== run X ==
## alu16
module alu16(clk, rst, a, b, ctrl, res, R15);
	input clk, rst;
	input [15:0] a, b;
	input [3:0] ctrl;
	output reg [15:0] res;
	output reg [15:0] R15;
	wire [15:0] alu_res, alu_R15;
	wire res_we, R15_we;
	ALU u_alu(.a(a), .b(b), .ctrl(ctrl), .res(alu_res), .R15(alu_R15), .res_we(res_we), .R15_we(R15_we));
	always @(posedge clk, negedge rst) begin
		if (~rst) begin
			res <= 16'h0000;
			R15 <= 16'h0000;
		end
		else begin
			if (res_we)
				res <= alu_res;
			if (R15_we)
				R15 <= alu_R15;
		end
	end
endmodule
Size: about 3,400 cells after synthesis, roughly 70 I/O pins, ~22,000 µm² of cells after synthesis.
export LEC_CHECK = 0
export ABC_AREA = 1
export CAP_MARGIN = 20
export CELL_PAD_IN_SITES_DETAIL_PLACEMENT = 0
export CELL_PAD_IN_SITES_GLOBAL_PLACEMENT = 3
export CORE_ASPECT_RATIO = 1.99
export CORE_MARGIN = 3
export CORE_UTILIZATION = 35
export CTS_CLUSTER_DIAMETER = 359
export CTS_CLUSTER_SIZE = 99
export GPL_ROUTABILITY_DRIVEN = 0
export GPL_TIMING_DRIVEN = 0
export MAX_ROUTING_LAYER = met4
export MIN_ROUTING_LAYER = met1
export PLACE_DENSITY = 0.76
export SETUP_SLACK_MARGIN = 5.0
export SLEW_MARGIN = 20
export TNS_END_PERCENT = 50
create_clock -name core_clock -period 31.6 [get_ports {clk}]
run.sh (not shown) runs the stock make flow with config.mk's settings and CLKGATE_MAP_FILE=.
No crash in run X: every stage finished, but the layout fails its final checks due to setup timing.
Here is what was changed in the inputs of run F compared with run X.
# run X
export LEC_CHECK = 0
export ABC_AREA = 1
export CAP_MARGIN = 20
export CELL_PAD_IN_SITES_DETAIL_PLACEMENT = 0
export CELL_PAD_IN_SITES_GLOBAL_PLACEMENT = 3
export CORE_ASPECT_RATIO = 1.99
export CORE_MARGIN = 3
export CORE_UTILIZATION = 35
export CTS_CLUSTER_DIAMETER = 359
export CTS_CLUSTER_SIZE = 99
export GPL_ROUTABILITY_DRIVEN = 0
export GPL_TIMING_DRIVEN = 0
export MAX_ROUTING_LAYER = met4
export MIN_ROUTING_LAYER = met1
export PLACE_DENSITY = 0.76
export SETUP_SLACK_MARGIN = 5.0
export SLEW_MARGIN = 20
export TNS_END_PERCENT = 50
create_clock -name core_clock -period 31.6 [get_ports {clk}]
# run F
export LEC_CHECK = 0
export ABC_AREA = 1
export CAP_MARGIN = 20
export CELL_PAD_IN_SITES_DETAIL_PLACEMENT = 0
export CELL_PAD_IN_SITES_GLOBAL_PLACEMENT = 3
export CORE_ASPECT_RATIO = 1.99
export CORE_MARGIN = 3
export CORE_UTILIZATION = 35
export CTS_CLUSTER_DIAMETER = 359
export CTS_CLUSTER_SIZE = 99
export GPL_ROUTABILITY_DRIVEN = 0
export GPL_TIMING_DRIVEN = 0
export MAX_ROUTING_LAYER = met4
export MIN_ROUTING_LAYER = met1
export PLACE_DENSITY_LB_ADDON = 0.29
export SETUP_SLACK_MARGIN = -2.0
export SLEW_MARGIN = 20
export TNS_END_PERCENT = 30
create_clock -name core_clock -period 31.6 [get_ports {clk}]
Findings:
Run F: complete, dirty (setup timing). Run X and run F ended up with nearly the same clock network area share. Combinational power is lower on run F. Compared with run X, run F instantiates a smaller number of standard cells. Diff run X -> run F: standby leakage power fell by 11%; fmax dropped about 3%. Looking at sum of internal, switching and leakage power, run F sits 8.9% below run X.

========
v8:
The RTL this note starts from:
==> flow/design.v <==
module ALU (a,b,ctrl,res,R15,res_we,R15_we);
	input signed [15:0] a,b;
	input [3:0] ctrl;
	output reg signed [15:0] res;
	output reg signed [15:0] R15;
	output reg res_we, R15_we;
	always@(*)begin
		res = 16'sd0;
		R15 = 16'sd0;
		res_we = 1'b1;
		R15_we = 1'b0;
		case(ctrl)
			3'b000: begin
						res = a + b;
					end
			3'b001: begin
						res = a - b;
					end
			3'b010: begin
						{R15,res} = a * b;
						R15_we = 1'b1;
					end
			3'b011: begin
						R15_we = 1'b1;
						if (b == 16'sd0) begin
							res = -16'sd1;
							R15 = a;
						end
						else begin
							res = a / b;
							R15 = a % b;
						end
					end
			3'b100: begin
						res = a & b;
					end
			3'b101: begin
						res = a | b;
					end
			default: begin
						res_we = 1'b0;
					end
		endcase
	end
endmodule
module alu16(clk, rst, a, b, ctrl, res, R15);
	input clk, rst;
	input [15:0] a, b;
	input [3:0] ctrl;
	output reg [15:0] res;
	output reg [15:0] R15;
	wire [15:0] alu_res, alu_R15;
	wire res_we, R15_we;
	ALU u_alu(.a(a), .b(b), .ctrl(ctrl), .res(alu_res), .R15(alu_R15), .res_we(res_we), .R15_we(R15_we));
	always @(posedge clk, negedge rst) begin
		if (~rst) begin
			res <= 16'h0000;
			R15 <= 16'h0000;
		end
		else begin
			if (res_we)
				res <= alu_res;
			if (R15_we)
				R15 <= alu_R15;
		end
	end
endmodule
make LEC_CHECK=0 CAP_MARGIN=20 CELL_PAD_IN_SITES_DETAIL_PLACEMENT=0 CELL_PAD_IN_SITES_GLOBAL_PLACEMENT=1 CORE_MARGIN=3 CORE_UTILIZATION=48 CTS_CLUSTER_DIAMETER=359 GPL_ROUTABILITY_DRIVEN=0 MAX_ROUTING_LAYER=met4 MIN_ROUTING_LAYER=met1 PLACE_DENSITY=0.76 SETUP_SLACK_MARGIN=0.3 SLEW_MARGIN=20 TNS_END_PERCENT=50 finish   # period 12.5 ns
The flow for v8 finished, though final verification flagged setup timing.
Relative to v8, the following input files were edited for v56:
Settings: CORE_UTILIZATION now 65, was 48; CORE_MARGIN now 2, was 3; CELL_PAD_IN_SITES_GLOBAL_PLACEMENT no longer set, was 1; CELL_PAD_IN_SITES_DETAIL_PLACEMENT no longer set, was 0; SETUP_SLACK_MARGIN now 5.0, was 0.3; TNS_END_PERCENT no longer set, was 50; MAX_ROUTING_LAYER no longer set, was met4; GPL_ROUTABILITY_DRIVEN no longer set, was 0; MIN_ROUTING_LAYER no longer set, was met1; CTS_CLUSTER_DIAMETER no longer set, was 359; PLACE_DENSITY no longer set, was 0.76; the clock period (ns, I/O delays scaled along) now 40.0, was 12.5.
Notes after the runs:
- v56 finished all stages; the layout is clean.
- The area growth from synthesis to final layout of v56 is lower than that of v8.
- Looking only at worst endpoint required time, and setting everything else aside, the lower value of v56 and v8 goes to v8.
- Cmp v56 and v8 / iteration tally of the first detailed-router pass / lower: v8
- Post-route core utilization: v56 and v8 compared, higher one is v56
- Total power draw shrinks by more than half when moving from v8 to v56.
- Any difference in portion of the layout cell area used by clock cells between v8 and v56 is small enough to ignore.
- Diff v8 -> v56: first-iteration DRC count has increased, part of the power in the clock network flat, global-route usage saw an increase.
For v52, these inputs were changed with respect to v56:
Settings: setting CTS_CLUSTER_SIZE to 93 for the first time; removing SETUP_SLACK_MARGIN (formerly 5.0); setting CTS_CLUSTER_DIAMETER to 304 for the first time; setting TNS_END_PERCENT to 15 for the first time; setting ABC_AREA to 0 for the first time; setting PLACE_DENSITY to 0.91 for the first time; changing CORE_UTILIZATION from 65 to 34; changing CORE_MARGIN from 2 to 9.
==> comparison <==
Diff v56 and v52: setup slack on the worst flop-to-flop path lower in v56. Comparing v56 and v52, the lower y dimension of the die is on v56. Higher maximum frequency was reported by v56, not v52. Layout overhead on the synthesized area (v52 over v56): decrease, 16 points. Going from v56 to v52, clock share of power now larger, multi-input gate share of the layout cell area now larger. Compared with v56, v52 shows a worst max-slew margin expressed relative to the limit that is 1.6 points higher.
What v18 does differently from v52 at the input level:
Settings: CTS_CLUSTER_SIZE removed (was 93); CORE_MARGIN changed from 9 to 2; PLACE_DENSITY removed (was 0.91); SETUP_SLACK_MARGIN newly set to 5.0; CORE_UTILIZATION changed from 34 to 65; TNS_END_PERCENT changed from 15 to 5; ABC_AREA removed (was 0); CTS_CLUSTER_DIAMETER changed from 304 to 24.
==> comparison <==
Looking at start point of the critical path, the b[6] result is from v18; the a[2] one comes from v52.
Count of vias placed by the detailed router went up by a little under 10% going from v52 to v18.
Taking v52 as the reference, in v18 total placed cells including tap cells now sits lower, share of cell area taken by flip-flops and latches now sits lower, cell count now sits lower, global-route wire length before repair now sits higher, first-iteration DRC count now sits higher.
Here is what was changed in the inputs of v12 compared with v18.
Settings: CORE_UTILIZATION now 71, was 65; PLACE_DENSITY_LB_ADDON now 0.0, previously not set; CTS_CLUSTER_DIAMETER no longer set, was 24.
Status: v12 FAILED at 5_1_grt (tool error)
v12 ended with more post-CTS setup buffer count than v18.
Fraction of the core area occupied by cells at floorplan delta for v12 relative to v18: 6.2 points higher
Looking at die area across v12 and v18, the one that comes out higher is v18.
Against v18, v12 comes in 8.7% lower on area of the core.
v12 against v18: worst setup slack after placement rose 0.060 ns; total standard cell area after synthesis neither gained nor lost much.

========
Starts from the design.v that is shown in full above.
clock: 18.8 ns
lec_check: 0
abc_area: 1
cap_margin: 20
core_aspect_ratio: 1.47
core_margin: 2
core_utilization: 72
cts_cluster_diameter: 371
cts_cluster_size: 97
hold_slack_margin: -0.09
place_density: 0.86
setup_slack_margin: 1.0
slew_margin: 20
tns_end_percent: 5
The first run did not get past clock tree synthesis (4_1_cts).
Edit:
CORE_ASPECT_RATIO = not set   (was 1.47)
CORE_UTILIZATION = 65   (was 72)
CTS_CLUSTER_DIAMETER = 163   (was 371)
CTS_CLUSTER_SIZE = 98   (was 97)
HOLD_SLACK_MARGIN = not set   (was -0.09)
PLACE_DENSITY = not set   (was 0.86)
TNS_END_PERCENT = not set   (was 5)
clock period = 47.8 ns   (was 18.8 ns; I/O delays follow)
- The new run finished clean
- area after synthesis is unchanged
- die area rose by 10%
- synthesized cell count does not change

========
== job 2550 ==
// alu16: RTL as listed in full above, without the edits since
clock: 42.8 ns
lec_check: 0
cap_margin: 20
core_margin: 2
core_utilization: 21
setup_slack_margin: 1.0
slew_margin: 20
For job 618, these inputs were changed with respect to job 2550:
-- flow/config.mk --
<<< job 2550, line 8
>>> job 618, line 8
export ABC_AREA = 1
<<< job 2550, line 10
export CORE_UTILIZATION = 21
>>> job 618, line 11
export CORE_UTILIZATION = 54
export CTS_CLUSTER_DIAMETER = 163
export CTS_CLUSTER_SIZE = 98
==> flow/constraint.sdc <==
create_clock -name core_clock -period 21.8 [get_ports {clk}]
set_input_delay 4.3600 -clock core_clock [delete_from_list [all_inputs] [get_ports {clk}]]
set_output_delay 4.3600 -clock core_clock [all_outputs]
set_load 0.01 [all_outputs]
--- outcome ---
- Although job 618 finished all stages, its layout failed final checks on negative setup slack.
- Changes observed in job 618 relative to job 2550: final tally of setup violations saw an increase; total iterations of the first detailed-routing run saw an increase; number of instances in the placed design saw an increase; portion of total power attributed to the clock network saw an increase; smallest setup slack after layout saw a decrease.
- Reported net switching power in job 618 is about 70% above job 2550.
- Of job 618 and job 2550, the run reporting the lower top fanout value on the critical path was job 618.
Edits applied to the flow inputs when going from job 618 to job 3565:
-- flow/config.mk --
<<< job 618, line 8
export ABC_AREA = 1
>>> job 3565, line 8
<<< job 618, line 11
export CORE_UTILIZATION = 54
export CTS_CLUSTER_DIAMETER = 163
export CTS_CLUSTER_SIZE = 98
export SETUP_SLACK_MARGIN = 1.0
>>> job 3565, line 10
export CORE_UTILIZATION = 65
export CTS_CLUSTER_DIAMETER = 28
export SETUP_SLACK_MARGIN = 5.0
==> flow/constraint.sdc <==
create_clock -name core_clock -period 40.0 [get_ports {clk}]
set_input_delay 8.0000 -clock core_clock [delete_from_list [all_inputs] [get_ports {clk}]]
set_output_delay 8.0000 -clock core_clock [all_outputs]
set_load 0.01 [all_outputs]
==> results <==
Job 3565 completed; timing, DRC and antenna clean
Lower clock power goes to job 3565 over job 618.
Job 618 vs job 3565, cell with the largest stage delay on the worst path: clkdlybuf4s50_1 vs ha_1
Final antenna diode count delta for job 3565 relative to job 618: 3 lower
Higher share of cell area taken by muxes after synthesis among job 3565 and job 618: job 3565
Power is estimated from default activity; no workload was simulated.
